Setup of job 4611:
==> flow/design.v (excerpt) <==
module cpu(clk, rst, imem_addr, imem_data, dmem_addr, dmem_wdata, dmem_we, dmem_re, dmem_rdata);
Size in the first run: about 6,200 cells after synthesis, roughly 1,000 flip-flops, ~110 I/O pins, ~58,000 um^2 of cells after synthesis.
make LEC_CHECK=0 CAP_MARGIN=20 CORE_MARGIN=2 CORE_UTILIZATION=40 PLACE_DENSITY=0.6 SETUP_SLACK_MARGIN=0.07 SLEW_MARGIN=20 finish   # period 10.9 ns
run.sh (not shown) runs the stock make flow with config.mk's settings and CLKGATE_MAP_FILE=.
## Diff of input files: job 2184 against job 4611
- CELL_PAD_IN_SITES_GLOBAL_PLACEMENT now 1, previously not set
- SETUP_SLACK_MARGIN no longer set, was 0.07
- GPL_ROUTABILITY_DRIVEN now 0, previously not set
- CORE_UTILIZATION now 62, was 40
- MAX_ROUTING_LAYER now met5, previously not set
- the clock period (ns, I/O delays scaled along) now 8.61, was 10.9
==> results <==
- On buffers plus inverters on the worst setup path, the lower figure sits with job 2184, not job 4611.
- Of the two candidates, job 4611 has the worse die area and job 2184 the better one.
- Complete run, failing final checks: job 2184, reason setup timing.
- In the reports for job 2184 and job 4611, the larger proportion of power drawn by the clock network belongs to job 2184.
- Going from job 4611 to job 2184, non-clock buffer count in the final layout picked up an extra 194; flip-flop and latch power picked up an extra 27%; power spent charging and discharging nets picked up an extra 730 uW; power picked up an extra about 34%.
- Changes observed in job 2184 relative to job 4611: post-synthesis average cell area was more or less identical, initial antenna violation count shows a reduction of 6.
The inputs of job 5617 differ from those of job 2184 as listed below.
- MAX_ROUTING_LAYER no longer set, was met5
- CORE_UTILIZATION now 45, was 62
- GPL_ROUTABILITY_DRIVEN no longer set, was 0
- CELL_PAD_IN_SITES_GLOBAL_PLACEMENT no longer set, was 1
- the clock period (ns, I/O delays scaled along) now 10.9, was 8.61
Notes after the runs:
The flow completed for job 2184, but it is not clean: the layout still shows setup timing.
Job 5617 closes out successfully: all stages finished, all timing, DRC and antenna checks passed.
Relative to job 2184, area added between synthesis and finish has gone down in job 5617.
Fraction of power consumed by the clock network was higher in job 2184 than in job 5617.
Delta (job 5617 minus job 2184): final net count fell 185, total wire length rose about 8%, die size rose 37%.
Going from job 2184 to job 5617, final clock period utilization by the worst path now smaller, core utilization before placement now smaller, number of global-route vias before repair now smaller, combinational cell area excluding buffers and inverters comparable.
Switching power as a share of total power: job 5617 > job 2184
Of job 2184 and job 5617, the higher final worst-path setup slack belongs to job 5617.
diff inputs: job 5617 => job 4087
- changing CORE_UTILIZATION from 45 to 63
- setting MAX_ROUTING_LAYER to met4 for the first time
- changing the clock period (ns, I/O delays scaled along) from 10.9 to 8.33
Findings:
Job 4087 vs job 5617, measured slew at the worst slew-check pin went up by 0.12 ns.
Compared with job 5617, job 4087 shows first-pass GRT wire length lower by 14,000 um.
The pin count of the biggest net entering global routing reported for job 4087 is greater than that of job 5617 by 3.4%.
[compare] base=job 5617 new=job 4087: die size went down 28%; final core utilization saw an increase; part of the cycle the worst path needs rose by 3.0 points.
Job 4087 | status: complete | timing, DRC, antenna: pass
Measured against job 5617, the routed wire length of job 4087 comes out at 0.940 times the reference value.
Comparing job 4087 and job 5617, the lower number of inserted diodes was measured on job 5617.


Starting RTL as in the previous note.
Settings: LEC_CHECK=0, ABC_AREA=0, CAP_MARGIN=15, CORE_ASPECT_RATIO=0.68, CORE_MARGIN=2, CORE_UTILIZATION=27, CTS_CLUSTER_SIZE=33, GPL_TIMING_DRIVEN=0, MAX_ROUTING_LAYER=met5, MIN_ROUTING_LAYER=met2, PLACE_DENSITY=0.38, SLEW_MARGIN=20, TNS_END_PERCENT=70; clock period 9.61 ns.
The first run failed in global routing (5_1_grt).
==> next run, changes <==
Settings changed: ABC_AREA 0 to 1, CAP_MARGIN 15 to 20, CORE_ASPECT_RATIO 0.68 to default, CORE_UTILIZATION 27 to 57, CTS_CLUSTER_SIZE 33 to default, GPL_TIMING_DRIVEN 0 to default, MAX_ROUTING_LAYER met5 to default, MIN_ROUTING_LAYER met2 to default, PLACE_DENSITY 0.38 to 0.6, TNS_END_PERCENT 70 to default.
Clock period 9.61 ns to 9.25 ns, I/O delays scaled along.
With this change the flow completed without violations.
Die area goes down by 46%.
Synthesized area goes up by about 14%.
Synthesized cell count goes up by about 70%.
==> next run, changes <==
Settings changed: ABC_AREA 1 to default, CORE_UTILIZATION 57 to 72, MAX_ROUTING_LAYER from default to met4, PLACE_DENSITY 0.6 to 0.65, SETUP_SLACK_MARGIN from default to -0.44.
Clock period 9.25 ns to 6.81 ns, I/O delays scaled along.
Outcome: The changed run ended with an error in global routing (5_1_grt); die area shrinks by 30%; area after synthesis decreases by 12%; synthesized cell count is lower by about 40%.


== Q ==
cpu again, from the RTL that the note above started with.
## cpu
module cpu(clk, rst, imem_addr, imem_data, dmem_addr, dmem_wdata, dmem_we, dmem_re, dmem_rdata);
Settings: LEC_CHECK=0, ABC_AREA=1, CAP_MARGIN=30, CELL_PAD_IN_SITES_GLOBAL_PLACEMENT=3, CORE_ASPECT_RATIO=1.85, CORE_MARGIN=2, CORE_UTILIZATION=45, CTS_CLUSTER_DIAMETER=206, CTS_CLUSTER_SIZE=10, SLEW_MARGIN=20, TNS_END_PERCENT=90; clock period 14.4 ns.
global placement without I/O (3_1_place_gp_skip_io): Q exited with error
--- input diff Q..S ---
# Q
export LEC_CHECK = 0
export ABC_AREA = 1
export CAP_MARGIN = 30
export CELL_PAD_IN_SITES_GLOBAL_PLACEMENT = 3
export CORE_ASPECT_RATIO = 1.85
export CORE_MARGIN = 2
export CORE_UTILIZATION = 45
export CTS_CLUSTER_DIAMETER = 206
export CTS_CLUSTER_SIZE = 10
export SLEW_MARGIN = 20
export TNS_END_PERCENT = 90
create_clock -name core_clock -period 14.4 [get_ports {clk}]
# S
export LEC_CHECK = 0
export CAP_MARGIN = 20
export CORE_MARGIN = 2
export CORE_UTILIZATION = 72
export CTS_CLUSTER_SIZE = 53
export MAX_ROUTING_LAYER = met4
export PLACE_DENSITY = 0.95
export SLEW_MARGIN = 20
create_clock -name core_clock -period 9.69 [get_ports {clk}]
--- outcome ---
- Stage in which a tool error killed S: global routing (5_1_grt).
- S against Q; vertical die dimension is down by more than a quarter.
- NOTE die outline width Q->S increased slightly
- Diff Q -> S: xor and xnor area share after synthesis increased 0.31 points, multiplexer area fraction after synthesis up 23 points, standard cell core area went down.
- Changes observed in S relative to Q: average cell area after synthesis now sits higher; die size decreased 45%; synthesized chip area reported by yosys decreased by 12% relative to the old numbers; number of standard cells after synthesis dropped 4549.
Power and IR drop assume default switching activity.
